$ cat flow/run.sh
#!/bin/bash
# the make line also repeats each setting of config.mk as NAME=value (left out here)
make -C /OpenROAD-flow-scripts/flow DESIGN_CONFIG=/design/flow/config.mk WORK_HOME=/design/flow/orfs CLKGATE_MAP_FILE= finish
$ cat flow/config.mk
export PLATFORM = sky130hd
export DESIGN_NAME = pic_buffer_v2
export DESIGN_NICKNAME = pic_buffer_v2
export VERILOG_FILES = /design/flow/design.v
export SDC_FILE = /design/flow/constraint.sdc
export NUM_CORES = 4
export LEC_CHECK = 0
export CAP_MARGIN = 20
export CORE_MARGIN = 2
export CORE_UTILIZATION = 70
export CTS_CLUSTER_SIZE = 62
export PLACE_DENSITY = 0.6
export SETUP_SLACK_MARGIN = 0.65
export SLEW_MARGIN = 20
export SYNTH_MEMORY_MAX_BITS = 16384
$ cat flow/constraint.sdc
create_clock -name core_clock -period 2.48 [get_ports {clk}]
set_input_delay 0.4960 -clock core_clock [delete_from_list [all_inputs] [get_ports {clk}]]
set_output_delay 0.4960 -clock core_clock [all_outputs]
set_load 0.01 [all_outputs]
$ cat flow/design.v
`timescale 1ns/1ps
module pic_buffer_v2 #(
    parameter DSIZE = 8,
    parameter IMAGE_WIDTH = 256,
    parameter IMAGE_LENGTH= 256,
    parameter BUFFER_SIZE = IMAGE_WIDTH*2+3
) (
	input               clk, 
    input               rst_n,
    input               frame_start,
    input               shift,
	input  [DSIZE-1:0]  sr_in,
    output rng_flag,
    output              sr_pixel_valid,
    output [DSIZE-1:0]  sr_pixel_0, sr_pixel_1, sr_pixel_2,
    output [DSIZE-1:0]  sr_pixel_3, sr_pixel_4, sr_pixel_5,
    output [DSIZE-1:0]  sr_pixel_6, sr_pixel_7, sr_pixel_8 
);
localparam IMAGE_SIZE           = IMAGE_WIDTH*IMAGE_LENGTH;
localparam ISIZE                = $clog2(IMAGE_SIZE+1);
localparam STARTING_OFFSET      = IMAGE_WIDTH+1;
localparam BUFFER_TOP_OFFSET    = IMAGE_WIDTH+2-1;
localparam BUFFER_BOT_OFFSET    = IMAGE_SIZE-IMAGE_WIDTH-1;
localparam WSIZE                = $clog2(IMAGE_WIDTH+1);
localparam CSIZE                = $clog2(STARTING_OFFSET);
localparam TOP_LIMIT = 2*IMAGE_WIDTH-1;
localparam BOT_LIMIT = IMAGE_SIZE-IMAGE_WIDTH-1;
reg [DSIZE-1:0] sr [BUFFER_SIZE-1:0];
reg 			sr_valid;
reg [ISIZE-1:0] image_counter;
reg [WSIZE-1:0] column_counter;
reg [CSIZE-1:0] offset_counter;
wire bottom_shift;
wire init_tag,t_tag,rm_tag,b_tag,r_tag,cm_tag,l_tag;
reg activate_rng;
assign rng_flag = activate_rng;
always @(posedge clk, negedge rst_n) begin
    if (!rst_n) begin
        activate_rng    <= 1'b0;
    end else begin
        if (offset_counter == IMAGE_WIDTH || offset_counter == IMAGE_WIDTH + 1) begin
            activate_rng <= 1'b1;
        end else if (!shift) begin
            activate_rng <= 1'b0;
        end
    end
end
always @(posedge clk, negedge rst_n) begin
    if (!rst_n) begin
        image_counter   <=  'd0;
        column_counter  <=  'd0;
        offset_counter <='d0;
        sr_valid        <= 1'b0;
    end else if (frame_start) begin
        image_counter       <=  'd0;
        offset_counter      <=  'd0;
        column_counter      <=  'd0;
        sr_valid            <= 1'b0;
    end else if ((shift) && (offset_counter <  STARTING_OFFSET)) begin
        sr_valid            <= 1'b0;
        image_counter       <=  'd0;
        column_counter      <=  'd0;
        if (offset_counter == STARTING_OFFSET-1) begin
            offset_counter  <= STARTING_OFFSET;
        end else begin
            offset_counter  <= offset_counter + 'd1;
        end
    end else if (((shift || bottom_shift) && init_tag) && (image_counter != IMAGE_SIZE)) begin
        sr_valid <= 1'b1;
        image_counter <= image_counter + 1;
        if ( column_counter == IMAGE_WIDTH) begin
            column_counter <= 'd1;
        end else begin
            column_counter <= column_counter+ 1;
        end
    end else if ((image_counter == IMAGE_SIZE)) begin
        sr_valid <= 1'b0;
        image_counter <=  'd0;
    end
end
integer n;
always @ (posedge clk)begin
    for (n = BUFFER_SIZE-1; n>0; n = n-1) begin
        sr[n] <= sr[n-1];
    end
    if (shift == 1'b1) begin
        sr[0] <= sr_in;
    end else begin
        sr[0] <= 'd0;
    end
end
assign sr_pixel_valid = sr_valid;
assign bottom_shift = sr_valid && image_counter >= IMAGE_SIZE - IMAGE_WIDTH - 1 && image_counter  <= IMAGE_SIZE;
assign init_tag = offset_counter == STARTING_OFFSET;
assign l_tag    = sr_valid && column_counter == 'd1;
assign r_tag    = sr_valid && column_counter == IMAGE_WIDTH;
assign t_tag    = sr_valid && image_counter  <= 0+IMAGE_WIDTH;
assign b_tag    = sr_valid && image_counter  >= IMAGE_SIZE - IMAGE_WIDTH + 1 && image_counter  <= IMAGE_SIZE;
assign cm_tag   = sr_valid && !(r_tag || l_tag);
assign rm_tag   = sr_valid && !(t_tag || b_tag);
assign sr_pixel_0 = 
(t_tag)?(   
        (r_tag)?    (sr[IMAGE_WIDTH * 1 + 2]):
        (cm_tag)?   (sr[IMAGE_WIDTH * 1 + 2]):
                    (sr[IMAGE_WIDTH * 1 + 1]) 
):(
(rm_tag)?(
        (r_tag)?    (sr[IMAGE_WIDTH * 2 + 2]):
        (cm_tag)?   (sr[IMAGE_WIDTH * 2 + 2]):
                    (sr[IMAGE_WIDTH * 2 + 1]) 
):(
(b_tag)?(
        (r_tag)?    (sr[IMAGE_WIDTH * 2 + 2]):
        (cm_tag)?   (sr[IMAGE_WIDTH * 2 + 2]):
                    (sr[IMAGE_WIDTH * 2 + 1]) 
):('d0)
));
assign sr_pixel_1 = 
(t_tag)?(   
        (r_tag)?    (sr[IMAGE_WIDTH * 1 + 1]):
        (cm_tag)?   (sr[IMAGE_WIDTH * 1 + 1]):
                    (sr[IMAGE_WIDTH * 1 + 1]) 
):(
(rm_tag)?(
        (r_tag)?    (sr[IMAGE_WIDTH * 2 + 1]):
        (cm_tag)?   (sr[IMAGE_WIDTH * 2 + 1]):
                    (sr[IMAGE_WIDTH * 2 + 1]) 
):(
(b_tag)?(
        (r_tag)?    (sr[IMAGE_WIDTH * 2 + 1]):
        (cm_tag)?   (sr[IMAGE_WIDTH * 2 + 1]):
                    (sr[IMAGE_WIDTH * 2 + 1]) 
):('d0)
));
assign sr_pixel_2 = 
(t_tag)?(   
        (r_tag)?    (sr[IMAGE_WIDTH * 1 + 1]):
        (cm_tag)?   (sr[IMAGE_WIDTH * 1 + 0]):
                    (sr[IMAGE_WIDTH * 1 + 0]) 
):(
(rm_tag)?(
        (r_tag)?    (sr[IMAGE_WIDTH * 2 + 1]):
        (cm_tag)?   (sr[IMAGE_WIDTH * 2 + 0]):
                    (sr[IMAGE_WIDTH * 2 + 0]) 
):(
(b_tag)?(
        (r_tag)?    (sr[IMAGE_WIDTH * 2 + 1]):
        (cm_tag)?   (sr[IMAGE_WIDTH * 2 + 0]):
                    (sr[IMAGE_WIDTH * 2 + 0]) 
):('d0)
));
assign sr_pixel_3 = 
(t_tag)?(   
        (r_tag)?    (sr[IMAGE_WIDTH * 1 + 2]):
        (cm_tag)?   (sr[IMAGE_WIDTH * 1 + 2]):
                    (sr[IMAGE_WIDTH * 1 + 1]) 
):(
(rm_tag)?(
        (r_tag)?    (sr[IMAGE_WIDTH * 1 + 2]):
        (cm_tag)?   (sr[IMAGE_WIDTH * 1 + 2]):
                    (sr[IMAGE_WIDTH * 1 + 1]) 
):(
(b_tag)?(
        (r_tag)?    (sr[IMAGE_WIDTH * 1 + 2]):
        (cm_tag)?   (sr[IMAGE_WIDTH * 1 + 2]):
                    (sr[IMAGE_WIDTH * 1 + 1]) 
):('d0)
));
assign sr_pixel_4 = sr[IMAGE_WIDTH * 1 + 1]; 
assign sr_pixel_5 = 
(t_tag)?(   
        (r_tag)?    (sr[IMAGE_WIDTH * 1 + 1]):
        (cm_tag)?   (sr[IMAGE_WIDTH * 1 + 0]):
                    (sr[IMAGE_WIDTH * 1 + 0]) 
):(
(rm_tag)?(
        (r_tag)?    (sr[IMAGE_WIDTH * 1 + 1]):
        (cm_tag)?   (sr[IMAGE_WIDTH * 1 + 0]):
                    (sr[IMAGE_WIDTH * 1 + 0]) 
):(
(b_tag)?(
        (r_tag)?    (sr[IMAGE_WIDTH * 1 + 1]):
        (cm_tag)?   (sr[IMAGE_WIDTH * 1 + 0]):
                    (sr[IMAGE_WIDTH * 1 + 0]) 
):('d0)
));
assign sr_pixel_6 = 
(t_tag)?(   
        (r_tag)?    (sr[IMAGE_WIDTH * 0 + 2]):
        (cm_tag)?   (sr[IMAGE_WIDTH * 0 + 2]):
                    (sr[IMAGE_WIDTH * 0 + 1]) 
):(
(rm_tag)?(
        (r_tag)?    (sr[IMAGE_WIDTH * 0 + 2]):
        (cm_tag)?   (sr[IMAGE_WIDTH * 0 + 2]):
                    (sr[IMAGE_WIDTH * 0 + 1]) 
):(
(b_tag)?(
        (r_tag)?    (sr[IMAGE_WIDTH * 1 + 2]):
        (cm_tag)?   (sr[IMAGE_WIDTH * 1 + 2]):
                    (sr[IMAGE_WIDTH * 1 + 1]) 
):('d0)
));
assign sr_pixel_7 = 
(t_tag)?(   
        (r_tag)?    (sr[IMAGE_WIDTH * 0 + 1]):
        (cm_tag)?   (sr[IMAGE_WIDTH * 0 + 1]):
                    (sr[IMAGE_WIDTH * 0 + 1]) 
):(
(rm_tag)?(
        (r_tag)?    (sr[IMAGE_WIDTH * 0 + 1]):
        (cm_tag)?   (sr[IMAGE_WIDTH * 0 + 1]):
                    (sr[IMAGE_WIDTH * 0 + 1]) 
):(
(b_tag)?(
        (r_tag)?    (sr[IMAGE_WIDTH * 1 + 1]):
        (cm_tag)?   (sr[IMAGE_WIDTH * 1 + 1]):
                    (sr[IMAGE_WIDTH * 1 + 1]) 
):('d0)
));
assign sr_pixel_8 = 
(t_tag)?(   
        (r_tag)?    (sr[IMAGE_WIDTH * 0 + 1]):
        (cm_tag)?   (sr[IMAGE_WIDTH * 0 + 0]):
                    (sr[IMAGE_WIDTH * 0 + 0]) 
):(
(rm_tag)?(
        (r_tag)?    (sr[IMAGE_WIDTH * 0 + 1]):
        (cm_tag)?   (sr[IMAGE_WIDTH * 0 + 0]):
                    (sr[IMAGE_WIDTH * 0 + 0]) 
):(
(b_tag)?(
        (r_tag)?    (sr[IMAGE_WIDTH * 1 + 1]):
        (cm_tag)?   (sr[IMAGE_WIDTH * 1 + 0]):
                    (sr[IMAGE_WIDTH * 1 + 0]) 
):('d0)
 ));
endmodule
==> results.cfg, run 1 <==
; yosys + openroad results
[status]
status = did not finish
flow.stopped_at = clock tree synthesis
firstError = [ERROR DPL-0033] detailed placement checks failed during check placement.

[floorplanning]
fp.dieH_um = 355
ioPinCount = 86
die_area_mm2 = 0.126
num_rows = 128
die_x_um = 355
core_area_mm2 = 0.122
fp_util_pct = 70.6

[synthesis]
synth_stat.cells = 4599
flop_cell = dfxtp_1
top_cell_area_share_pct = 95.7
common_cells = dfxtp_1, nand2_1, nor2_1, dfrtp_1, o21ai_0
area_leaders = dfxtp_1, dfrtp_1, mux2i_1
yosys.cell_count.top_type = dfxtp_1
yosysTopAreaCell = dfxtp_1
yosysWarnings = 2
async_flop_share_pct = 0.890
mux_share_pct = 0.697
fp_nets = 4620
yosys.area_share.adder_pct = 0.131
ys_sh_xor_pct = 0.163
synth.distinct_cells = 50
ys_sh_aoi_pct = 0.623
ys_top_logic_family = simple AND/OR/NAND/NOR gates
syn_area_mm2 = 0.0862
synth-simple-area-share_pct = 1.39
ys_seq_share_pct = 96.7
ys_chip_area_mm2 = 0.0862
edf_count = 0
synth-seq-cells = 4157
netlist_instances = 4599
syn_area_per_cell_um2 = 18.7

[placed_design]
port_buffers = 85
dp_hpwl_um = 44200
placed_cells = 6362
gp_congestion = 0.734
==> through the flow <==
step / setup TNS [ps] / cell area [µm²] / hold WS [ps] / setup slack [ps]
3_3_place_gp: -37530 / 90300 / 310 / -747
3_5_place_dp: -39490 / 90300 / 312 / -773
2_1_floorplan: -696 / 86900 / 200 / -51.1
==> run 2: changes to the inputs <==
CAP_MARGIN = 5   (was 20)
CELL_PAD_IN_SITES_DETAIL_PLACEMENT = 1   (was default)
CORE_UTILIZATION = 50   (was 70)
CTS_CLUSTER_DIAMETER = 203   (was default)
CTS_CLUSTER_SIZE = default   (was 62)
HOLD_SLACK_MARGIN = -0.04   (was default)
MIN_ROUTING_LAYER = met2   (was default)
SETUP_SLACK_MARGIN = default   (was 0.65)
clock period = 2.79 ns   (was 2.48 ns; I/O delays follow)
==> results.cfg, run 2 <==
; generated from flow reports
[synthesis]
ys_sh_xor_pct = 0.163
synth-seq-cells = 4157
syn_area_per_cell_um2 = 18.7
yosys.area_share.adder_pct = 0.131
area_leaders = dfxtp_1, dfrtp_1, mux2i_1
syn_area_mm2 = 0.0862
common_cells = dfxtp_1, nand2_1, nor2_1, dfrtp_1, o21ai_0
edf_count = 0
async_flop_share_pct = 0.890
mux_share_pct = 0.697
ys_chip_area_mm2 = 0.0862
synth_stat.cells = 4599
ys_seq_share_pct = 96.7
ys_sh_aoi_pct = 0.623
flop_cell = dfxtp_1
yosys.cell_count.top_type = dfxtp_1
synth-simple-area-share_pct = 1.39
netlist_instances = 4599
yosysWarnings = 2
fp_nets = 4620
ys_top_logic_family = simple AND/OR/NAND/NOR gates
top_cell_area_share_pct = 95.7
yosysTopAreaCell = dfxtp_1
synth.distinct_cells = 50

[clocking]
clock_sinks = 4157
hold_buffers = 0
clock_path_buffers = 4
htreeDepth = 5
cts_buffers = 377
cts.clk_slew.worst_paths_ps = 70
cts_root_buffer = clkbuf_16
cts_tree = yes
clkLatencyLatePin_ps = 950

[worst_setup_path]
reg2reg_slack_ps = 390
cp_slowest_cell = or4_4
cp_common_cell = buf_6
r2r_end = column_counter[4]
worst_setup_path_start_kind = register
crit_end = sr_pixel_0[1]
reg2regPathDepth = 8
reg2reg_from = image_counter[3]
crit_fanout = 6
critical_path_buf_inv_count = 5
path_cells = or4_4 > nor3_4 > buf_6 > a31oi_4 > buf_12 > mux2i_2 > buf_6 > o21ai_2 > buf_6 > buf_6
arrival_ps = 3320
cp_num_cells = 10
setup.worst_path.start = column_counter[3]
cp-end-kind = output pin
crit_required_ps = 2230
path_class = register to output pin
slowest_delay_ps = 550
crit_family = buffers and inverters

[pwr]
p_total_mw = 111
power_frac_comb_pct = 0.1
netSwitchingFraction_pct = 19.2
p_seq_mw = 59.8
p_switching_mw = 21.3
internal-power_mw = 89.8
power_leader = sequential cells
power.density_mw_per_mm2 = 1070
p_comb_uw = 109
clockPowerShare_pct = 46.1
power_clock_mw = 51.2
leakagePower_nw = 42.0
power_frac_seq_pct = 53.8
vdd_ir_drop_max_mv = 0.632

[global_route]
grt_pass1_vias = 53200
grt_overflow = 0
antenna_found_initial = 0
grt_max_degree = 38
grtUsageTotal_pct = 21.9
grt_pass1_wl_um = 201000

[floorplanning]
num_rows = 152
ioPinCount = 86
fp.dieH_um = 419
die_area_mm2 = 0.176
fp_util_pct = 50.3
die_x_um = 419
core_area_mm2 = 0.172

[detailed_routing]
antenna_left = 0
avgRoutedWirePerCell_um = 16.4
drc_errors = 0
drt-pass1-iter-count = 5
vias = 42000
viasPerCell = 5.42
drtIter0Drc = 2865
routed_wl_um = 127000

[hold_path]
holdCritPathClass = primary input to async pin

[final_timing]
fin_tns_setup_ps = -56830
layout_worst_path_cycle_share_pct = 139
finalClockSkew_ps = 66.8
tightest_slew_ps = 869
setup_viol = 64
clock.fmax_mhz = 258
final-hold-violation-count = 0
rsz0062_at_grt = yes
period_minus_slack_ps = 3880
fin_ws_ps = -1090
slew_headroom_pct = 41.8
slew_viol_final = 0

[finish]
utilization_pct = 60.6
fin_nets = 5176
comb_area_mm2 = 0.00322
fin_cells = 7751
area_delta_synth_final_pct = 20.5
ff_latch_area_mm2 = 0.0834
fill_cells = 14600

[status]
status = finished with violations
so.violations = setup timing

[placed_design]
port_buffers = 85
dp_hpwl_um = 54700
placed_cells = 7042
gp_congestion = 0.768
pre_cts_slack_ps = -608

[run]
maxCapViolCount = 0
tool_warnings = 35
==> run 2: final cells by class <==
class | count | share of cell area, %
sequential | 4157 | 80.3
tap | 2310 | 2.78
clock inverter | 121 | 1.45
timing repair buffer | 206 | 1.83
clock buffer | 541 | 10.5
inverter | 21 | 0.0758
antenna | 3 | 0.00722
multi-input combinational | 392 | 3.10
==> run 2: routing by layer <==
| metal | share of wire (%) | vias up | global-route usage, % |
|---|---|---|---|
| li1 | - | 15500 | - |
| met1 | 0 | 15600 | - |
| met2 | 58 | 10400 | 27.2 |
| met3 | 37 | 504 | 27.4 |
| met4 | 4.6 | 0 | 6.22 |
| met5 | 0 | - | 0.250 |
==> run 2: metrics by stage <==
stage	hold WS [ps]	instance area, µm²
after floorplan	262	86200
after global placement	310	90500
after detailed placement	313	90500
after CTS	41.1	103000
after global routing	102	104000
final	90.4	104000
==> run 2: repair_timing <==
item,4_1_cts,5_1_grt
pin swaps,22,20
gates resized,408,80
buffers inserted,26,16
setup endpoints to repair,65,67
cloned,2,3
==> run 3: changes to the inputs <==
ABC_AREA = 1   (was default)
CAP_MARGIN = 40   (was 5)
CELL_PAD_IN_SITES_DETAIL_PLACEMENT = default   (was 1)
CORE_ASPECT_RATIO = 0.5   (was default)
CORE_UTILIZATION = 72   (was 50)
CTS_CLUSTER_DIAMETER = 313   (was 203)
CTS_CLUSTER_SIZE = 100   (was default)
HOLD_SLACK_MARGIN = default   (was -0.04)
MIN_ROUTING_LAYER = default   (was met2)
PLACE_DENSITY = default   (was 0.6)
PLACE_DENSITY_LB_ADDON = 0.0   (was default)
SETUP_SLACK_MARGIN = 0.23   (was default)
TNS_END_PERCENT = 5   (was default)
clock period = 1.51 ns   (was 2.79 ns; I/O delays follow)
==> results.cfg, run 3 <==
; yosys + openroad results
[synthesis]
fp_nets = 4819
flop_cell = dfxtp_1
syn_area_mm2 = 0.0864
synth-simple-area-share_pct = 2.22
yosysWarnings = 2
yosys.area_share.adder_pct = 0.130
async_flop_share_pct = 0.890
ys_top_logic_family = simple AND/OR/NAND/NOR gates
ys_sh_aoi_pct = 0.508
area_leaders = dfxtp_1, dfrtp_1, nand2_1
synth.distinct_cells = 34
synth-seq-cells = 4157
common_cells = dfxtp_1, nand2_1, nor2_1, inv_1, nand3_1
mux_share_pct = 0
edf_count = 0
netlist_instances = 4798
ys_seq_share_pct = 96.5
ys_chip_area_mm2 = 0.0864
yosysTopAreaCell = dfxtp_1
top_cell_area_share_pct = 95.4
yosys.cell_count.top_type = dfxtp_1
synth_stat.cells = 4798
syn_area_per_cell_um2 = 18.0
ys_sh_xor_pct = 0.122

[floorplanning]
core_area_mm2 = 0.118
fp_util_pct = 73.0
fp.dieH_um = 249
num_rows = 89
ioPinCount = 86
die_area_mm2 = 0.123
die_x_um = 494

[status]
firstError = [ERROR DPL-0033] detailed placement checks failed during check placement.
status = did not finish
flow.stopped_at = detailed placement

[placed_design]
port_buffers = 85
gp_congestion = 0.815
run 3: through the flow:
step           worst slack [ps]  setup TNS (ps)  instances  hold WS (ps)
2_1_floorplan              -384          -25820       4798          6.41
3_3_place_gp              -1130          -82240       6620           308
==> run 4: changes to the inputs <==
CAP_MARGIN = 5   (was 40)
CELL_PAD_IN_SITES_DETAIL_PLACEMENT = 2   (was default)
CORE_ASPECT_RATIO = 1.42   (was 0.5)
CORE_UTILIZATION = 50   (was 72)
CTS_CLUSTER_DIAMETER = 203   (was 313)
CTS_CLUSTER_SIZE = default   (was 100)
HOLD_SLACK_MARGIN = -0.04   (was default)
MIN_ROUTING_LAYER = met2   (was default)
PLACE_DENSITY = 0.6   (was default)
PLACE_DENSITY_LB_ADDON = default   (was 0.0)
SETUP_SLACK_MARGIN = default   (was 0.23)
SLEW_MARGIN = 40   (was 20)
TNS_END_PERCENT = default   (was 5)
clock period = 7.26 ns   (was 1.51 ns; I/O delays follow)
==> results.cfg, run 4 <==
; yosys + openroad results
[status]
status = did not finish
flow.stopped_at = detailed placement
firstError = [ERROR DPL-0033] detailed placement checks failed during check placement.

[synthesis]
synth_stat.cells = 4798
synth-simple-area-share_pct = 2.22
mux_share_pct = 0
yosys.cell_count.top_type = dfxtp_1
top_cell_area_share_pct = 95.4
ys_top_logic_family = simple AND/OR/NAND/NOR gates
netlist_instances = 4798
ys_chip_area_mm2 = 0.0864
synth-seq-cells = 4157
area_leaders = dfxtp_1, dfrtp_1, nand2_1
fp_nets = 4819
syn_area_mm2 = 0.0864
ys_sh_xor_pct = 0.122
synth.distinct_cells = 34
syn_area_per_cell_um2 = 18.0
common_cells = dfxtp_1, nand2_1, nor2_1, inv_1, nand3_1
flop_cell = dfxtp_1
yosysWarnings = 2
async_flop_share_pct = 0.890
edf_count = 0
yosys.area_share.adder_pct = 0.130
ys_sh_aoi_pct = 0.508
yosysTopAreaCell = dfxtp_1
ys_seq_share_pct = 96.5

[floorplanning]
ioPinCount = 86
num_rows = 181
core_area_mm2 = 0.171
die_x_um = 353
die_area_mm2 = 0.176
fp_util_pct = 50.4
fp.dieH_um = 499

[placed_design]
gp_congestion = 0.727
port_buffers = 85
[run 4: through the flow]
step | instance area (µm²) | setup WS (ps) | hold slack (ps) | instances
after floorplan | 86400 | 4110 | 310 | 4798
after global placement | 90000 | 2500 | 310 | 7145
==> run 5: changes to the inputs <==
ABC_AREA = 0   (was 1)
CAP_MARGIN = 0   (was 5)
CELL_PAD_IN_SITES_DETAIL_PLACEMENT = default   (was 2)
CORE_ASPECT_RATIO = default   (was 1.42)
CORE_UTILIZATION = 70   (was 50)
CTS_CLUSTER_DIAMETER = default   (was 203)
CTS_CLUSTER_SIZE = 42   (was default)
GPL_ROUTABILITY_DRIVEN = 0   (was default)
GPL_TIMING_DRIVEN = 1   (was default)
HOLD_SLACK_MARGIN = default   (was -0.04)
MIN_ROUTING_LAYER = met1   (was met2)
PLACE_DENSITY = default   (was 0.6)
PLACE_DENSITY_LB_ADDON = 0.1   (was default)
SETUP_SLACK_MARGIN = 0.74   (was default)
SLEW_MARGIN = 5   (was 40)
clock period = 2.58 ns   (was 7.26 ns; I/O delays follow)
==> results.cfg, run 5 <==
; yosys + openroad results
[synthesis]
async_flop_share_pct = 0.890
ys_seq_share_pct = 96.7
top_cell_area_share_pct = 95.7
ys_top_logic_family = simple AND/OR/NAND/NOR gates
ys_chip_area_mm2 = 0.0862
syn_area_mm2 = 0.0862
ys_sh_xor_pct = 0.163
yosysTopAreaCell = dfxtp_1
edf_count = 0
common_cells = dfxtp_1, nand2_1, nor2_1, dfrtp_1, o21ai_0
mux_share_pct = 0.697
synth_stat.cells = 4599
flop_cell = dfxtp_1
area_leaders = dfxtp_1, dfrtp_1, mux2i_1
ys_sh_aoi_pct = 0.623
synth-seq-cells = 4157
syn_area_per_cell_um2 = 18.7
yosys.area_share.adder_pct = 0.131
yosys.cell_count.top_type = dfxtp_1
synth-simple-area-share_pct = 1.39
fp_nets = 4620
yosysWarnings = 2
synth.distinct_cells = 50
netlist_instances = 4599

[floorplanning]
num_rows = 128
fp.dieH_um = 355
ioPinCount = 86
die_area_mm2 = 0.126
fp_util_pct = 70.6
die_x_um = 355
core_area_mm2 = 0.122

[placed_design]
placed_area_mm2 = 0.0903
port_buffers = 85
dp_hpwl_um = 49900

[status]
firstError = [ERROR DPL-0033] detailed placement checks failed during check placement.
status = did not finish
flow.stopped_at = clock tree synthesis
run 5: per-stage QoR:
stage          setup slack [ps]  std cells  hold WS, ps
3_5_place_dp               -926       6383          312
2_1_floorplan              28.9       4599          220
3_3_place_gp               -865       6383          310
==> run 6: changes to the inputs <==
ABC_AREA = 1   (was 0)
CAP_MARGIN = 20   (was 0)
CORE_UTILIZATION = 72   (was 70)
CTS_CLUSTER_DIAMETER = 199   (was default)
CTS_CLUSTER_SIZE = 10   (was 42)
GPL_ROUTABILITY_DRIVEN = default   (was 0)
GPL_TIMING_DRIVEN = default   (was 1)
MIN_ROUTING_LAYER = default   (was met1)
PLACE_DENSITY_LB_ADDON = 0.14   (was 0.1)
SETUP_SLACK_MARGIN = -0.12   (was 0.74)
SLEW_MARGIN = 20   (was 5)
clock period = 2.89 ns   (was 2.58 ns; I/O delays follow)
==> results.cfg, run 6 <==
; yosys + openroad results
[synthesis]
yosys.area_share.adder_pct = 0.130
ys_sh_aoi_pct = 0.508
ys_sh_xor_pct = 0.122
yosys.cell_count.top_type = dfxtp_1
edf_count = 0
synth-seq-cells = 4157
netlist_instances = 4798
synth_stat.cells = 4798
syn_area_per_cell_um2 = 18.0
ys_chip_area_mm2 = 0.0864
area_leaders = dfxtp_1, dfrtp_1, nand2_1
synth-simple-area-share_pct = 2.22
synth.distinct_cells = 34
syn_area_mm2 = 0.0864
ys_top_logic_family = simple AND/OR/NAND/NOR gates
mux_share_pct = 0
ys_seq_share_pct = 96.5
flop_cell = dfxtp_1
common_cells = dfxtp_1, nand2_1, nor2_1, inv_1, nand3_1
yosysTopAreaCell = dfxtp_1
fp_nets = 4819
yosysWarnings = 2
async_flop_share_pct = 0.890
top_cell_area_share_pct = 95.4

[status]
firstError = [ERROR DPL-0033] detailed placement checks failed during check placement.
status = did not finish
flow.stopped_at = clock tree synthesis

[placed_design]
placed_cells = 6513
gp_congestion = 0.771
port_buffers = 85
dp_hpwl_um = 60900
pre_cts_slack_ps = 12.8

[floorplanning]
fp.dieH_um = 350
num_rows = 127
die_x_um = 350
die_area_mm2 = 0.123
fp_util_pct = 72.3
ioPinCount = 86
core_area_mm2 = 0.119
==> run 6: through the flow <==
step / hold slack (ps) / instance area [µm²]
after detailed placement: 312 / 89500
after floorplan: 282 / 86400
after global placement: 310 / 89500
==> run 7: changes to the inputs <==
ABC_AREA = 0   (was 1)
CORE_ASPECT_RATIO = 0.54   (was default)
CTS_CLUSTER_DIAMETER = default   (was 199)
CTS_CLUSTER_SIZE = default   (was 10)
PLACE_DENSITY = 0.66   (was default)
PLACE_DENSITY_LB_ADDON = default   (was 0.14)
SETUP_SLACK_MARGIN = 0.79   (was -0.12)
clock period = 2.7 ns   (was 2.89 ns; I/O delays follow)
==> results.cfg, run 7 <==
; yosys + openroad results
[placed_design]
gp_congestion = 0.841
dp_hpwl_um = 56600
port_buffers = 85
placed_cells = 6374
pre_cts_slack_ps = -888

[status]
firstError = [ERROR DPL-0033] detailed placement checks failed during check placement.
status = did not finish
flow.stopped_at = clock tree synthesis

[synthesis]
ys_chip_area_mm2 = 0.0862
ys_sh_aoi_pct = 0.623
synth.distinct_cells = 50
yosysWarnings = 2
mux_share_pct = 0.697
fp_nets = 4620
async_flop_share_pct = 0.890
yosysTopAreaCell = dfxtp_1
ys_sh_xor_pct = 0.163
ys_top_logic_family = simple AND/OR/NAND/NOR gates
syn_area_per_cell_um2 = 18.7
common_cells = dfxtp_1, nand2_1, nor2_1, dfrtp_1, o21ai_0
ys_seq_share_pct = 96.7
top_cell_area_share_pct = 95.7
synth_stat.cells = 4599
yosys.cell_count.top_type = dfxtp_1
synth-simple-area-share_pct = 1.39
area_leaders = dfxtp_1, dfrtp_1, mux2i_1
yosys.area_share.adder_pct = 0.131
flop_cell = dfxtp_1
synth-seq-cells = 4157
netlist_instances = 4599
syn_area_mm2 = 0.0862
edf_count = 0

[floorplanning]
fp_util_pct = 72.4
die_area_mm2 = 0.123
ioPinCount = 86
fp.dieH_um = 258
core_area_mm2 = 0.119
num_rows = 93
die_x_um = 475
## run 7: stage by stage
step	TNS, ps	hold WS (ps)	instance area [µm²]
detailed placement	-29340	312	90300
global placement	-27590	310	90300
floorplan	0	244	86800
==> run 8: changes to the inputs <==
ABC_AREA = default   (was 0)
CORE_ASPECT_RATIO = default   (was 0.54)
CORE_UTILIZATION = 70   (was 72)
PLACE_DENSITY = 0.6   (was 0.66)
SETUP_SLACK_MARGIN = default   (was 0.79)
clock period = 2.54 ns   (was 2.7 ns; I/O delays follow)
==> results.cfg, run 8 <==
; yosys + openroad results
[synthesis]
ys_sh_xor_pct = 0.163
ys_seq_share_pct = 96.7
synth-seq-cells = 4157
synth.distinct_cells = 50
flop_cell = dfxtp_1
ys_top_logic_family = simple AND/OR/NAND/NOR gates
area_leaders = dfxtp_1, dfrtp_1, mux2i_1
synth_stat.cells = 4599
synth-simple-area-share_pct = 1.39
async_flop_share_pct = 0.890
yosysWarnings = 2
yosys.cell_count.top_type = dfxtp_1
yosysTopAreaCell = dfxtp_1
top_cell_area_share_pct = 95.7
syn_area_mm2 = 0.0862
syn_area_per_cell_um2 = 18.7
ys_sh_aoi_pct = 0.623
common_cells = dfxtp_1, nand2_1, nor2_1, dfrtp_1, o21ai_0
edf_count = 0
ys_chip_area_mm2 = 0.0862
yosys.area_share.adder_pct = 0.131
fp_nets = 4620
mux_share_pct = 0.697
netlist_instances = 4599

[floorplanning]
fp.dieH_um = 355
num_rows = 128
ioPinCount = 86
die_area_mm2 = 0.126
fp_util_pct = 70.6
core_area_mm2 = 0.122
die_x_um = 355

[placed_design]
gp_congestion = 0.750
dp_hpwl_um = 48700
port_buffers = 85
placed_area_mm2 = 0.0899
pre_cts_slack_ps = -947

[status]
status = did not finish
firstError = [ERROR DPL-0033] detailed placement checks failed during check placement.
flow.stopped_at = clock tree synthesis
[run 8: per-stage QoR]
stage	TNS (ps)	utilization (%)	std cells	hold slack, ps
3_3_place_gp	-40420	73.6	6382	310
2_1_floorplan	-269	-	4599	212
3_5_place_dp	-42660	73.6	6382	312
==> run 9: changes to the inputs <==
ABC_AREA = 0   (was default)
CORE_ASPECT_RATIO = 0.83   (was default)
CORE_UTILIZATION = 72   (was 70)
PLACE_DENSITY = 0.66   (was 0.6)
SETUP_SLACK_MARGIN = 0.78   (was default)
TNS_END_PERCENT = 5   (was default)
clock period = 2.7 ns   (was 2.54 ns; I/O delays follow)
==> results.cfg, run 9 <==
; yosys + openroad results
[status]
status = did not finish
flow.stopped_at = clock tree synthesis
firstError = [ERROR DPL-0033] detailed placement checks failed during check placement.

[synthesis]
edf_count = 0
synth.distinct_cells = 50
yosys.area_share.adder_pct = 0.131
synth_stat.cells = 4599
ys_sh_aoi_pct = 0.623
ys_top_logic_family = simple AND/OR/NAND/NOR gates
common_cells = dfxtp_1, nand2_1, nor2_1, dfrtp_1, o21ai_0
async_flop_share_pct = 0.890
area_leaders = dfxtp_1, dfrtp_1, mux2i_1
fp_nets = 4620
ys_seq_share_pct = 96.7
syn_area_per_cell_um2 = 18.7
flop_cell = dfxtp_1
syn_area_mm2 = 0.0862
yosysTopAreaCell = dfxtp_1
mux_share_pct = 0.697
ys_sh_xor_pct = 0.163
synth-seq-cells = 4157
yosys.cell_count.top_type = dfxtp_1
netlist_instances = 4599
top_cell_area_share_pct = 95.7
synth-simple-area-share_pct = 1.39
ys_chip_area_mm2 = 0.0862
yosysWarnings = 2

[floorplanning]
die_area_mm2 = 0.123
fp.dieH_um = 319
core_area_mm2 = 0.119
num_rows = 115
fp_util_pct = 72.6
die_x_um = 384
ioPinCount = 86

[placed_design]
port_buffers = 85
gp_congestion = 0.743
placed_cells = 6316
dp_hpwl_um = 46900
pre_cts_slack_ps = -735
-- run 9: stage by stage --
step	hold slack, ps	area, µm²
detailed placement	312	89800
global placement	310	89800
floorplan	244	86300
==> run 10: changes to the inputs <==
ABC_AREA = default   (was 0)
CORE_ASPECT_RATIO = default   (was 0.83)
CORE_UTILIZATION = 70   (was 72)
CTS_CLUSTER_SIZE = 47   (was default)
PLACE_DENSITY = 0.6   (was 0.66)
SETUP_SLACK_MARGIN = 0.66   (was 0.78)
TNS_END_PERCENT = default   (was 5)
clock period = 2.48 ns   (was 2.7 ns; I/O delays follow)
==> results.cfg, run 10 <==
; yosys + openroad results
[status]
status = did not finish
flow.stopped_at = clock tree synthesis
firstError = [ERROR DPL-0033] detailed placement checks failed during check placement.

[synthesis]
ys_chip_area_mm2 = 0.0862
synth-seq-cells = 4157
yosys.cell_count.top_type = dfxtp_1
ys_sh_xor_pct = 0.163
netlist_instances = 4599
yosysWarnings = 2
yosys.area_share.adder_pct = 0.131
top_cell_area_share_pct = 95.7
flop_cell = dfxtp_1
ys_sh_aoi_pct = 0.623
syn_area_mm2 = 0.0862
area_leaders = dfxtp_1, dfrtp_1, mux2i_1
ys_top_logic_family = simple AND/OR/NAND/NOR gates
synth-simple-area-share_pct = 1.39
synth.distinct_cells = 50
edf_count = 0
ys_seq_share_pct = 96.7
yosysTopAreaCell = dfxtp_1
async_flop_share_pct = 0.890
mux_share_pct = 0.697
fp_nets = 4620
syn_area_per_cell_um2 = 18.7
common_cells = dfxtp_1, nand2_1, nor2_1, dfrtp_1, o21ai_0
synth_stat.cells = 4599

[floorplanning]
die_x_um = 355
fp.dieH_um = 355
fp_util_pct = 70.6
core_area_mm2 = 0.122
ioPinCount = 86
die_area_mm2 = 0.126
num_rows = 128

[placed_design]
gp_congestion = 0.762
port_buffers = 85
dp_hpwl_um = 49000
==> run 10: through the flow <==
stage	instances	instance area (µm²)	hold slack, ps	TNS [ps]	setup WS [ps]
3_3_place_gp	6395	90500	310	-38570	-758
2_1_floorplan	4599	86900	200	-696	-51.1
3_5_place_dp	6395	90500	312	-40130	-741
==> run 11: changes to the inputs <==
CORE_ASPECT_RATIO = 0.83   (was default)
CORE_UTILIZATION = 57   (was 70)
CTS_CLUSTER_SIZE = default   (was 47)
GPL_ROUTABILITY_DRIVEN = 0   (was default)
PLACE_DENSITY = default   (was 0.6)
PLACE_DENSITY_LB_ADDON = 0.2   (was default)
SETUP_SLACK_MARGIN = 1.01   (was 0.66)
TNS_END_PERCENT = 50   (was default)
clock period = 6.18 ns   (was 2.48 ns; I/O delays follow)
==> results.cfg, run 11 <==
; generated from flow reports
[status]
status = no timing/DRC/antenna violations

[detailed_routing]
vias = 30400
viasPerCell = 4.19
dr_wl_met3_um = 4550
avgRoutedWirePerCell_um = 13.5
routed_wl_um = 97700
met1Wirelength_um = 51500
wl_met2_um = 38300
top_layer_used = met4
drc_errors = 0
drt-pass1-iter-count = 5
antenna_left = 0
drtIter0Drc = 1431

[worst_setup_path]
slowest_delay_ps = 790
cp-end-kind = output pin
path_class = register to output pin
crit_family = AND-OR/OR-AND gates
reg2reg_from = image_counter[0]
crit_end = sr_pixel_7[3]
worst_setup_path_start_kind = register
reg2regPathDepth = 7
reg2reg_slack_ps = 3380
critical_path_buf_inv_count = 1
cp_slowest_cell = clkdlybuf4s50_1
setup.worst_path.start = image_counter[6]
path_cells = nor4_2 > nand4_2 > o21a_1 > o21a_2 > o21ai_0 > clkdlybuf4s50_1
r2r_end = column_counter[2]
arrival_ps = 3860
crit_required_ps = 4940
cp_num_cells = 6
crit_fanout = 7

[hold_path]
holdCritPathClass = register to register
whs_path_depth = 0
min_to = sr[508][5]
hp-start = sr[507][5]

[synthesis]
area_leaders = dfxtp_1, dfrtp_1, mux2i_1
synth_stat.cells = 4599
synth-simple-area-share_pct = 1.39
syn_area_per_cell_um2 = 18.7
async_flop_share_pct = 0.890
ys_sh_aoi_pct = 0.623
syn_area_mm2 = 0.0862
synth-seq-cells = 4157
netlist_instances = 4599
mux_share_pct = 0.697
common_cells = dfxtp_1, nand2_1, nor2_1, dfrtp_1, o21ai_0
edf_count = 0
top_cell_area_share_pct = 95.7
ys_sh_xor_pct = 0.163
ys_seq_share_pct = 96.7
yosysWarnings = 2
ys_chip_area_mm2 = 0.0862
ys_top_logic_family = simple AND/OR/NAND/NOR gates
yosys.cell_count.top_type = dfxtp_1
fp_nets = 4620
yosysTopAreaCell = dfxtp_1
synth.distinct_cells = 50
flop_cell = dfxtp_1
yosys.area_share.adder_pct = 0.131

[run]
tool_warnings = 34
maxCapViolCount = 0

[final_timing]
final-hold-violation-count = 0
slew_viol_final = 0
fin_ws_ps = 1080
slew_headroom_pct = 38.0
layout_worst_path_cycle_share_pct = 82.5
rsz0062_at_grt = yes
finalClockSkew_ps = 56.8
fin_tns_setup_ps = 0
whs_ps = 277
clock.fmax_mhz = 196
tightest_slew_ps = 930
setup_viol = 0
period_minus_slack_ps = 5100

[pwr]
p_seq_mw = 27.0
vdd_ir_drop_max_mv = 0.301
internal-power_mw = 39.7
netSwitchingFraction_pct = 18.3
p_switching_mw = 8.87
power_frac_seq_pct = 55.5
p_total_mw = 48.6
clockPowerShare_pct = 44.4
p_comb_uw = 47.6
power_clock_mw = 21.5
power.density_mw_per_mm2 = 480
leakagePower_nw = 40.6
power_frac_comb_pct = 0.1
power_leader = sequential cells

[global_route]
grt_pass1_wl_um = 159000
grt_max_degree = 38
antenna_found_initial = 8
grt_pass1_vias = 30400
grtUsageTotal_pct = 12.9
grt_overflow = 0

[clocking]
clock_sinks = 4157
cts_buffers = 353
clkLatencyLatePin_ps = 890
clock_path_buffers = 4
cts.clk_slew.worst_paths_ps = 60
cts_root_buffer = clkbuf_16
cts_tree = yes
hold_buffers = 0
htreeDepth = 5

[placed_design]
dp_hpwl_um = 48800
placed_cells = 6626
port_buffers = 85
placed_area_mm2 = 0.0894
pre_cts_slack_ps = 1620

[finish]
area_delta_synth_final_pct = 17.3
utilization_pct = 67.6
comb_area_mm2 = 0.00266
ff_latch_area_mm2 = 0.0834
design_area_mm2 = 0.101
fin_cells = 7252
fill_cells = 9738
fin_nets = 5046

[floorplanning]
ioPinCount = 86
die_area_mm2 = 0.154
die_x_um = 431
num_rows = 129
fp.dieH_um = 358
fp_util_pct = 57.6
core_area_mm2 = 0.150
[run 11: cell type report]
class,instances,area share (%)
sequential,4157,82.4
clock buffer,511,10.2
multi-input combinational,394,2.63
tap,1965,2.43
clock inverter,102,1.25
timing repair buffer,98,0.949
inverter,21,0.0779
antenna,4,0.00989
[run 11: timing repair]
item / 4_1_cts / 5_1_grt
buffers inserted: 3 / 4
pin swaps: 1 / 2
resized: 7 / 7
endpoints found under the setup margin: 52 / 38
gates cloned: 1 / 1
[run 11: layer usage]
layer / vias to the layer above / global-route usage, %
li1: 15300 / -
met1: 14200 / 19.2
met2: 580 / 17.2
met3: 303 / 3.49
met4: 0 / 6.47
met5: - / 0
==> run 12: changes to the inputs <==
CORE_ASPECT_RATIO = default   (was 0.83)
CORE_UTILIZATION = 70   (was 57)
CTS_CLUSTER_DIAMETER = 228   (was default)
GPL_ROUTABILITY_DRIVEN = default   (was 0)
PLACE_DENSITY = 0.6   (was default)
PLACE_DENSITY_LB_ADDON = default   (was 0.2)
SETUP_SLACK_MARGIN = 0.67   (was 1.01)
TNS_END_PERCENT = default   (was 50)
clock period = 2.56 ns   (was 6.18 ns; I/O delays follow)
==> results.cfg, run 12 <==
; yosys + openroad results
[synthesis]
ys_sh_aoi_pct = 0.623
syn_area_mm2 = 0.0862
mux_share_pct = 0.697
yosys.area_share.adder_pct = 0.131
ys_top_logic_family = simple AND/OR/NAND/NOR gates
syn_area_per_cell_um2 = 18.7
ys_chip_area_mm2 = 0.0862
ys_seq_share_pct = 96.7
netlist_instances = 4599
area_leaders = dfxtp_1, dfrtp_1, mux2i_1
ys_sh_xor_pct = 0.163
common_cells = dfxtp_1, nand2_1, nor2_1, dfrtp_1, o21ai_0
synth-simple-area-share_pct = 1.39
edf_count = 0
async_flop_share_pct = 0.890
yosysTopAreaCell = dfxtp_1
synth.distinct_cells = 50
flop_cell = dfxtp_1
synth_stat.cells = 4599
yosys.cell_count.top_type = dfxtp_1
yosysWarnings = 2
synth-seq-cells = 4157
fp_nets = 4620
top_cell_area_share_pct = 95.7

[floorplanning]
fp_util_pct = 70.6
die_area_mm2 = 0.126
num_rows = 128
ioPinCount = 86
fp.dieH_um = 355
die_x_um = 355
core_area_mm2 = 0.122

[placed_design]
gp_congestion = 0.789
placed_area_mm2 = 0.0904
port_buffers = 85
pre_cts_slack_ps = -796
dp_hpwl_um = 49900

[status]
flow.stopped_at = clock tree synthesis
firstError = [ERROR DPL-0033] detailed placement checks failed during check placement.
status = did not finish
## run 12: stage by stage
step	std cells	hold slack [ps]	utilization, %
3_3_place_gp	6393	310	74.0
3_5_place_dp	6393	312	74.0
2_1_floorplan	4599	216	-
==> run 13: changes to the inputs <==
ABC_AREA = 1   (was default)
CORE_ASPECT_RATIO = 0.83   (was default)
CORE_UTILIZATION = 72   (was 70)
CTS_CLUSTER_DIAMETER = default   (was 228)
PLACE_DENSITY = 0.66   (was 0.6)
SETUP_SLACK_MARGIN = 0.75   (was 0.67)
clock period = 2.52 ns   (was 2.56 ns; I/O delays follow)
==> results.cfg, run 13 <==
; yosys + openroad results
[synthesis]
syn_area_per_cell_um2 = 18.0
yosys.cell_count.top_type = dfxtp_1
ys_sh_xor_pct = 0.122
netlist_instances = 4798
yosysWarnings = 2
ys_top_logic_family = simple AND/OR/NAND/NOR gates
flop_cell = dfxtp_1
top_cell_area_share_pct = 95.4
yosysTopAreaCell = dfxtp_1
edf_count = 0
yosys.area_share.adder_pct = 0.130
synth-seq-cells = 4157
synth_stat.cells = 4798
async_flop_share_pct = 0.890
syn_area_mm2 = 0.0864
fp_nets = 4819
area_leaders = dfxtp_1, dfrtp_1, nand2_1
ys_chip_area_mm2 = 0.0864
synth-simple-area-share_pct = 2.22
ys_seq_share_pct = 96.5
common_cells = dfxtp_1, nand2_1, nor2_1, inv_1, nand3_1
synth.distinct_cells = 34
mux_share_pct = 0
ys_sh_aoi_pct = 0.508

[placed_design]
port_buffers = 85
gp_congestion = 0.792

[floorplanning]
ioPinCount = 86
die_x_um = 384
fp.dieH_um = 320
num_rows = 115
die_area_mm2 = 0.123
core_area_mm2 = 0.119
fp_util_pct = 72.7

[status]
status = did not finish
flow.stopped_at = detailed placement
firstError = [ERROR DPL-0033] detailed placement checks failed during check placement.
-- run 13: through the flow --
step / setup slack, ps / hold WS, ps / instance area (µm²) / cells / setup TNS (ps)
3_3_place_gp: -320 / 310 / 90300 / 6529 / -10630
2_1_floorplan: 429 / 208 / 86800 / 4798 / 0
==> run 14: changes to the inputs <==
ABC_AREA = default   (was 1)
CORE_ASPECT_RATIO = default   (was 0.83)
CORE_UTILIZATION = 66   (was 72)
CTS_CLUSTER_DIAMETER = 228   (was default)
PLACE_DENSITY = 0.6   (was 0.66)
SETUP_SLACK_MARGIN = -0.19   (was 0.75)
==> results.cfg, run 14 <==
; generated from flow reports
[pwr]
p_comb_uw = 118
power_frac_comb_pct = 0.1
power_frac_seq_pct = 55.2
p_seq_mw = 66.1
power_leader = sequential cells
power.density_mw_per_mm2 = 1170
leakagePower_nw = 41.5
vdd_ir_drop_max_mv = 0.818
netSwitchingFraction_pct = 18.8
p_switching_mw = 22.6
clockPowerShare_pct = 44.7
p_total_mw = 120
internal-power_mw = 97.3
power_clock_mw = 53.6

[detailed_routing]
drtIter0Drc = 1546
wl_met2_um = 50800
top_layer_used = met4
drc_errors = 0
viasPerCell = 4.32
n_antenna_cell = 0
avgRoutedWirePerCell_um = 15.9
drt-pass1-iter-count = 5
dr_wl_met3_um = 4140
met1Wirelength_um = 54700
routed_wl_um = 113000
vias = 30900
antenna_left = 0

[synthesis]
syn_area_mm2 = 0.0862
edf_count = 0
ys_top_logic_family = simple AND/OR/NAND/NOR gates
netlist_instances = 4599
yosysWarnings = 2
yosys.area_share.adder_pct = 0.131
synth.distinct_cells = 50
top_cell_area_share_pct = 95.7
yosys.cell_count.top_type = dfxtp_1
synth_stat.cells = 4599
ys_sh_aoi_pct = 0.623
fp_nets = 4620
mux_share_pct = 0.697
synth-simple-area-share_pct = 1.39
synth-seq-cells = 4157
ys_chip_area_mm2 = 0.0862
ys_seq_share_pct = 96.7
area_leaders = dfxtp_1, dfrtp_1, mux2i_1
flop_cell = dfxtp_1
syn_area_per_cell_um2 = 18.7
common_cells = dfxtp_1, nand2_1, nor2_1, dfrtp_1, o21ai_0
ys_sh_xor_pct = 0.163
async_flop_share_pct = 0.890
yosysTopAreaCell = dfxtp_1

[clocking]
clock_path_buffers = 4
clkLatencyLatePin_ps = 890
cts.clk_slew.worst_paths_ps = 60
cts_root_buffer = clkbuf_16
htreeDepth = 5
cts_buffers = 358
cts_tree = yes
clock_sinks = 4157

[worst_setup_path]
crit_fanout = 7
worst_setup_path_start_kind = register
cp_num_cells = 9
crit_family = simple AND/OR/NAND/NOR gates
arrival_ps = 3130
crit_required_ps = 2020
reg2reg_from = image_counter[6]
reg2reg_slack_ps = 30
cp_slowest_cell = or4_4
cp-end-kind = output pin
slowest_delay_ps = 530
setup.worst_path.start = column_counter[3]
reg2regPathDepth = 9
path_cells = or4_4 > nor3_4 > and3_4 > buf_12 > buf_6 > mux2_4 > nand2_1 > mux2i_1 > buf_2
crit_end = sr_pixel_8[4]
r2r_end = image_counter[16]
critical_path_buf_inv_count = 3
path_class = register to output pin

[run]
maxCapViolCount = 0
tool_warnings = 37

[final_timing]
tightest_slew_ps = 537
fin_ws_ps = -1110
final-hold-violation-count = 0
slew_viol_final = 0
whs_ps = 169
fin_tns_setup_ps = -63790
setup_viol = 68
slew_headroom_pct = 64.2
clock.fmax_mhz = 275
period_minus_slack_ps = 3630
finalClockSkew_ps = 41.9
layout_worst_path_cycle_share_pct = 144
rsz0062_at_grt = yes

[floorplanning]
fp.dieH_um = 365
ioPinCount = 86
die_area_mm2 = 0.134
num_rows = 132
core_area_mm2 = 0.130
die_x_um = 365
fp_util_pct = 66.5

[finish]
area_delta_synth_final_pct = 18.6
fin_nets = 5154
fill_cells = 6551
utilization_pct = 78.8
design_area_mm2 = 0.102
fin_cells = 7137

[global_route]
grtUsageTotal_pct = 17.5
grt_pass1_wl_um = 184000
grt_max_degree = 24
antenna_found_initial = 0
grt_pass1_vias = 33900
grt_overflow = 0

[status]
status = finished with violations
so.violations = setup timing

[placed_design]
dp_hpwl_um = 43200
pre_cts_slack_ps = -658
gp_congestion = 0.709
placed_cells = 6485
placed_area_mm2 = 0.0898
port_buffers = 85

[hold_path]
holdCritPathClass = primary input to async pin
==> run 14: final cells by class <==
| type | count | area [µm²] | share of cell area (%) |
|---|---|---|---|
| timing repair buffer | 203 | 1770 | 1.73 |
| inverter | 21 | 78.8 | 0.0771 |
| multi-input combinational | 392 | 3170 | 3.10 |
| sequential | 4157 | 83400 | 81.6 |
| clock inverter | 90 | 1100 | 1.07 |
| clock buffer | 532 | 10500 | 10.3 |
| tap | 1742 | 2180 | 2.13 |
==> run 14: timing repair <==
action / CTS / global route
cloned: 4 / 4
gates resized: 314 / 122
hold endpoints to repair: 27 / 0
setup endpoints to repair: 65 / 64
hold buffers: 1 / 0
pin swaps: 6 / 14
buffers inserted: 13 / 9
==> run 14: per-layer routing <==
layer,GRT usage (%),vias to the layer above
li1,-,15500
met1,24.5,14600
met2,26.6,517
met3,3.79,279
met4,7.12,0
met5,0,-
==> run 15: changes to the inputs <==
CORE_UTILIZATION = 68   (was 66)
CTS_CLUSTER_DIAMETER = 54   (was 228)
CTS_CLUSTER_SIZE = 24   (was default)
SETUP_SLACK_MARGIN = default   (was -0.19)
clock period = 3.79 ns   (was 2.52 ns; I/O delays follow)
==> results.cfg, run 15 <==
; generated from flow reports
[finish]
fill_cells = 7217
fin_nets = 4954
utilization_pct = 76.3
area_delta_synth_final_pct = 11.3

[pwr]
p_switching_mw = 12.4
clockPowerShare_pct = 34.0
internal-power_mw = 54.3
power_leader = sequential cells
vdd_ir_drop_max_mv = 0.506
p_comb_uw = 68.8
leakagePower_nw = 38.3
power_clock_mw = 22.7
power_frac_comb_pct = 0.1
power.density_mw_per_mm2 = 696
p_seq_mw = 43.9
netSwitchingFraction_pct = 18.6
p_total_mw = 66.7
power_frac_seq_pct = 65.8

[clocking]
hold_buffers = 0
clock_sinks = 4157
cts.clk_slew.worst_paths_ps = 90
cts_root_buffer = clkbuf_16
clock_path_buffers = 3
htreeDepth = 4
clkLatencyLatePin_ps = 800
cts_buffers = 197
cts_tree = yes

[synthesis]
synth.distinct_cells = 50
ys_seq_share_pct = 96.7
ys_sh_xor_pct = 0.163
fp_nets = 4620
common_cells = dfxtp_1, nand2_1, nor2_1, dfrtp_1, o21ai_0
ys_top_logic_family = simple AND/OR/NAND/NOR gates
yosysWarnings = 2
edf_count = 0
synth-seq-cells = 4157
async_flop_share_pct = 0.890
synth_stat.cells = 4599
yosysTopAreaCell = dfxtp_1
netlist_instances = 4599
area_leaders = dfxtp_1, dfrtp_1, mux2i_1
synth-simple-area-share_pct = 1.39
ys_chip_area_mm2 = 0.0862
ys_sh_aoi_pct = 0.623
flop_cell = dfxtp_1
syn_area_mm2 = 0.0862
top_cell_area_share_pct = 95.7
mux_share_pct = 0.697
syn_area_per_cell_um2 = 18.7
yosys.cell_count.top_type = dfxtp_1
yosys.area_share.adder_pct = 0.131

[floorplanning]
ioPinCount = 86
die_area_mm2 = 0.130
num_rows = 130
core_area_mm2 = 0.126
die_x_um = 360
fp_util_pct = 68.6
fp.dieH_um = 360

[worst_setup_path]
crit_end = sr_pixel_8[4]
crit_family = simple AND/OR/NAND/NOR gates
path_class = register to output pin
arrival_ps = 3180
cp_num_cells = 9
r2r_end = column_counter[5]
setup.worst_path.start = column_counter[3]
reg2reg_from = offset_counter[2]
critical_path_buf_inv_count = 3
reg2regPathDepth = 6
worst_setup_path_start_kind = register
cp_common_cell = buf_12
crit_required_ps = 3030
cp-end-kind = output pin
path_cells = or4_4 > nor3_4 > and3_4 > buf_12 > buf_12 > mux2_2 > nand2_1 > mux2i_1 > buf_2
reg2reg_slack_ps = 1190
crit_fanout = 9
slowest_delay_ps = 550
cp_slowest_cell = or4_4

[final_timing]
period_minus_slack_ps = 3940
layout_worst_path_cycle_share_pct = 104
fin_ws_ps = -148
tightest_slew_ps = 645
final-hold-violation-count = 0
setup_viol = 36
slew_headroom_pct = 56.8
rsz0062_at_grt = yes
finalClockSkew_ps = 21.7
slew_viol_final = 0
clock.fmax_mhz = 254

[detailed_routing]
vias = 29100
drt-pass1-iter-count = 5
avgRoutedWirePerCell_um = 14.3
routed_wl_um = 94900
drtIter0Drc = 1646
viasPerCell = 4.38
drc_errors = 0
antenna_left = 0

[hold_path]
holdCritPathClass = register to register
min_to = sr[328][1]
hp-start = sr[327][1]
whs_path_depth = 0

[run]
maxCapViolCount = 0
tool_warnings = 37

[global_route]
grt_pass1_vias = 29100
grt_max_degree = 38
grt_overflow = 0
antenna_found_initial = 3
grtUsageTotal_pct = 15.0
grt_pass1_wl_um = 155000

[placed_design]
dp_hpwl_um = 46800
gp_congestion = 0.739
port_buffers = 85

[status]
status = finished with violations
so.violations = setup timing
## run 15: final cells by class
cell class | count | area [µm²] | area share [%]
sequential | 4157 | 83400 | 87.0
clock buffer | 230 | 5250 | 5.48
multi-input combinational | 392 | 3100 | 3.23
tap | 1650 | 2060 | 2.15
timing repair buffer | 164 | 1520 | 1.58
clock inverter | 32 | 485 | 0.506
inverter | 21 | 78.8 | 0.0822
antenna | 2 | 5.00 | 0.00522
## run 15: stage by stage
stage | hold slack [ps] | setup slack, ps | cell area, µm² | std cells | setup TNS (ps)
2_1_floorplan | 310 | 923 | 86200 | 4599 | 0
3_3_place_gp | 310 | 3.78 | 89300 | 6339 | 0
3_5_place_dp | 312 | -62.0 | 89300 | 6339 | -62.0
4_1_cts | 314 | -256 | 95600 | 6638 | -7420
5_1_grt | 313 | -320 | 95900 | 6646 | -9630
6_report | 313 | -148 | 95900 | 6648 | -3110
## run 15: metal layers
layer  GRT usage, %  part of all wire (%)  vias up
met5              0                     0        -
met4           5.95                   3.0        0
met3           3.76                   5.1      201
met2           18.4                    35      419
met1           24.9                    56    13600
li1               -                     -    14900
## run 15: repair_timing
action | 4_1_cts | 5_1_grt
setup endpoints to repair | 64 | 62
pin swaps | 23 | 15
buffers inserted | 37 | 10
resized | 352 | 77
gates cloned | 2 | 0
==> run 16: changes to the inputs <==
CORE_UTILIZATION = 70   (was 68)
CTS_CLUSTER_DIAMETER = default   (was 54)
CTS_CLUSTER_SIZE = default   (was 24)
SETUP_SLACK_MARGIN = 0.92   (was default)
clock period = 3.52 ns   (was 3.79 ns; I/O delays follow)
==> results.cfg, run 16 <==
; generated from flow reports
[status]
status = finished with violations
so.violations = setup timing

[floorplanning]
core_area_mm2 = 0.122
die_area_mm2 = 0.126
die_x_um = 355
fp.dieH_um = 355
num_rows = 128
ioPinCount = 86
fp_util_pct = 70.6

[detailed_routing]
drt-pass1-iter-count = 5
drtIter0Drc = 2081
antenna_left = 0
n_antenna_cell = 0
routed_wl_um = 167000
vias = 33000
drc_errors = 0
avgRoutedWirePerCell_um = 23.8
viasPerCell = 4.72

[synthesis]
ys_seq_share_pct = 96.7
synth-simple-area-share_pct = 1.39
ys_chip_area_mm2 = 0.0862
edf_count = 0
synth_stat.cells = 4599
yosysWarnings = 2
mux_share_pct = 0.697
fp_nets = 4620
syn_area_per_cell_um2 = 18.7
top_cell_area_share_pct = 95.7
syn_area_mm2 = 0.0862
yosys.area_share.adder_pct = 0.131
async_flop_share_pct = 0.890
area_leaders = dfxtp_1, dfrtp_1, mux2i_1
synth.distinct_cells = 50
ys_top_logic_family = simple AND/OR/NAND/NOR gates
ys_sh_xor_pct = 0.163
netlist_instances = 4599
yosysTopAreaCell = dfxtp_1
flop_cell = dfxtp_1
common_cells = dfxtp_1, nand2_1, nor2_1, dfrtp_1, o21ai_0
synth-seq-cells = 4157
yosys.cell_count.top_type = dfxtp_1
ys_sh_aoi_pct = 0.623

[pwr]
p_comb_uw = 79.6
power_frac_seq_pct = 53.9
p_switching_mw = 18.0
internal-power_mw = 69.8
power_clock_mw = 40.4
p_seq_mw = 47.3
clockPowerShare_pct = 46.0
power_frac_comb_pct = 0.1
leakagePower_nw = 41.8
p_total_mw = 87.8
power_leader = sequential cells
netSwitchingFraction_pct = 20.5
power.density_mw_per_mm2 = 856
vdd_ir_drop_max_mv = 0.758

[global_route]
grt_max_degree = 38
grtUsageTotal_pct = 25.6
grt_pass1_wl_um = 241000
antenna_found_initial = 7
grt_overflow = 0
grt_pass1_vias = 37800

[hold_path]
holdCritPathClass = primary input to async pin

[clocking]
clock_path_buffers = 4
cts_root_buffer = clkbuf_16
cts_tree = yes
cts.clk_slew.worst_paths_ps = 60
clock_sinks = 4157
cts_buffers = 357
clkLatencyLatePin_ps = 920
hold_buffers = 0
htreeDepth = 5

[worst_setup_path]
worst_setup_path_start_kind = register
r2r_end = column_counter[4]
path_cells = or4_4 > nor3_4 > buf_6 > a31oi_4 > buf_12 > buf_16 > mux2i_2 > o31ai_2 > buf_2
critical_path_buf_inv_count = 4
crit_family = simple AND/OR/NAND/NOR gates
cp_num_cells = 9
crit_required_ps = 2820
path_class = register to output pin
reg2regPathDepth = 8
crit_end = sr_pixel_6[1]
setup.worst_path.start = column_counter[2]
cp_slowest_cell = or4_4
slowest_delay_ps = 560
cp-end-kind = output pin
reg2reg_slack_ps = 850
arrival_ps = 3310
reg2reg_from = image_counter[3]
crit_fanout = 7

[finish]
fin_cells = 6997
area_delta_synth_final_pct = 18.9
fin_nets = 5133

[final_timing]
setup_viol = 64
clock.fmax_mhz = 249
rsz0062_at_grt = yes
fin_ws_ps = -496
whs_ps = 243
period_minus_slack_ps = 4020
slew_viol_final = 0
tightest_slew_ps = 778
fin_tns_setup_ps = -20510
final-hold-violation-count = 0
layout_worst_path_cycle_share_pct = 114
finalClockSkew_ps = 46.1
slew_headroom_pct = 47.9

[placed_design]
gp_congestion = 0.740
placed_cells = 6328
dp_hpwl_um = 45800
port_buffers = 85

[run]
tool_warnings = 40
maxCapViolCount = 0
run 16: layout make-up:
type / count / area, µm²
clock buffer: 520 / 10500
sequential: 4157 / 83400
fill: 4811 / 19500
tap: 1625 / 2030
clock inverter: 99 / 1220
inverter: 21 / 78.8
multi-input combinational: 392 / 3420
timing repair buffer: 183 / 1900
run 16: per-layer routing:
layer,track usage [%],vias up,share of wire (%)
li1,-,15500,-
met1,32.1,16400,40
met2,45.5,787,54
met3,4.23,329,3.2
met4,8.20,4,2.8
met5,0,-,0.020
run 16: repair_timing:
item,4_1_cts,5_1_grt
endpoints found under the setup margin,75,90
cloned,7,1
setup buffers,25,17
pin swaps,30,24
gates resized,444,47
run 16: stage by stage:
stage,cell area [µm²],worst slack (ps),util (%)
after floorplan,86400,781,-
after global placement,89600,50.9,73.4
after detailed placement,89600,1.18,73.4
after CTS,102000,-421,83.7
after global routing,103000,-578,84.0
final,103000,-496,84.0
==> run 17: changes to the inputs <==
CORE_ASPECT_RATIO = 0.5   (was default)
CORE_UTILIZATION = 71   (was 70)
CTS_CLUSTER_DIAMETER = 224   (was default)
CTS_CLUSTER_SIZE = 75   (was default)
PLACE_DENSITY = 0.36   (was 0.6)
SETUP_SLACK_MARGIN = 0.77   (was 0.92)
clock period = 4.6 ns   (was 3.52 ns; I/O delays follow)
==> results.cfg, run 17 <==
; yosys + openroad results
[synthesis]
area_leaders = dfxtp_1, dfrtp_1, mux2i_1
yosys.cell_count.top_type = dfxtp_1
synth_stat.cells = 4599
syn_area_mm2 = 0.0862
yosys.area_share.adder_pct = 0.131
ys_chip_area_mm2 = 0.0862
ys_top_logic_family = simple AND/OR/NAND/NOR gates
common_cells = dfxtp_1, nand2_1, nor2_1, dfrtp_1, o21ai_0
top_cell_area_share_pct = 95.7
edf_count = 0
mux_share_pct = 0.697
ys_sh_aoi_pct = 0.623
synth.distinct_cells = 50
yosysWarnings = 2
async_flop_share_pct = 0.890
synth-seq-cells = 4157
ys_sh_xor_pct = 0.163
flop_cell = dfxtp_1
fp_nets = 4620
yosysTopAreaCell = dfxtp_1
netlist_instances = 4599
synth-simple-area-share_pct = 1.39
ys_seq_share_pct = 96.7
syn_area_per_cell_um2 = 18.7

[status]
flow.stopped_at = clock tree synthesis
status = did not finish
firstError = [ERROR DPL-0033] detailed placement checks failed during check placement.

[floorplanning]
ioPinCount = 86
fp_util_pct = 71.6
core_area_mm2 = 0.120
num_rows = 90
fp.dieH_um = 250
die_x_um = 497
die_area_mm2 = 0.124

[placed_design]
placed_cells = 6281
placed_area_mm2 = 0.0891
gp_congestion = 0.786
port_buffers = 85
dp_hpwl_um = 64500
[run 17: through the flow]
| step | power, mW | worst slack, ps | utilization (%) |
|---|---|---|---|
| 3_5_place_dp | 37.1 | 178 | 73.9 |
| 2_1_floorplan | 37.0 | 1570 | - |
| 3_3_place_gp | 37.1 | 158 | 73.9 |
Power and IR drop assume default switching activity.
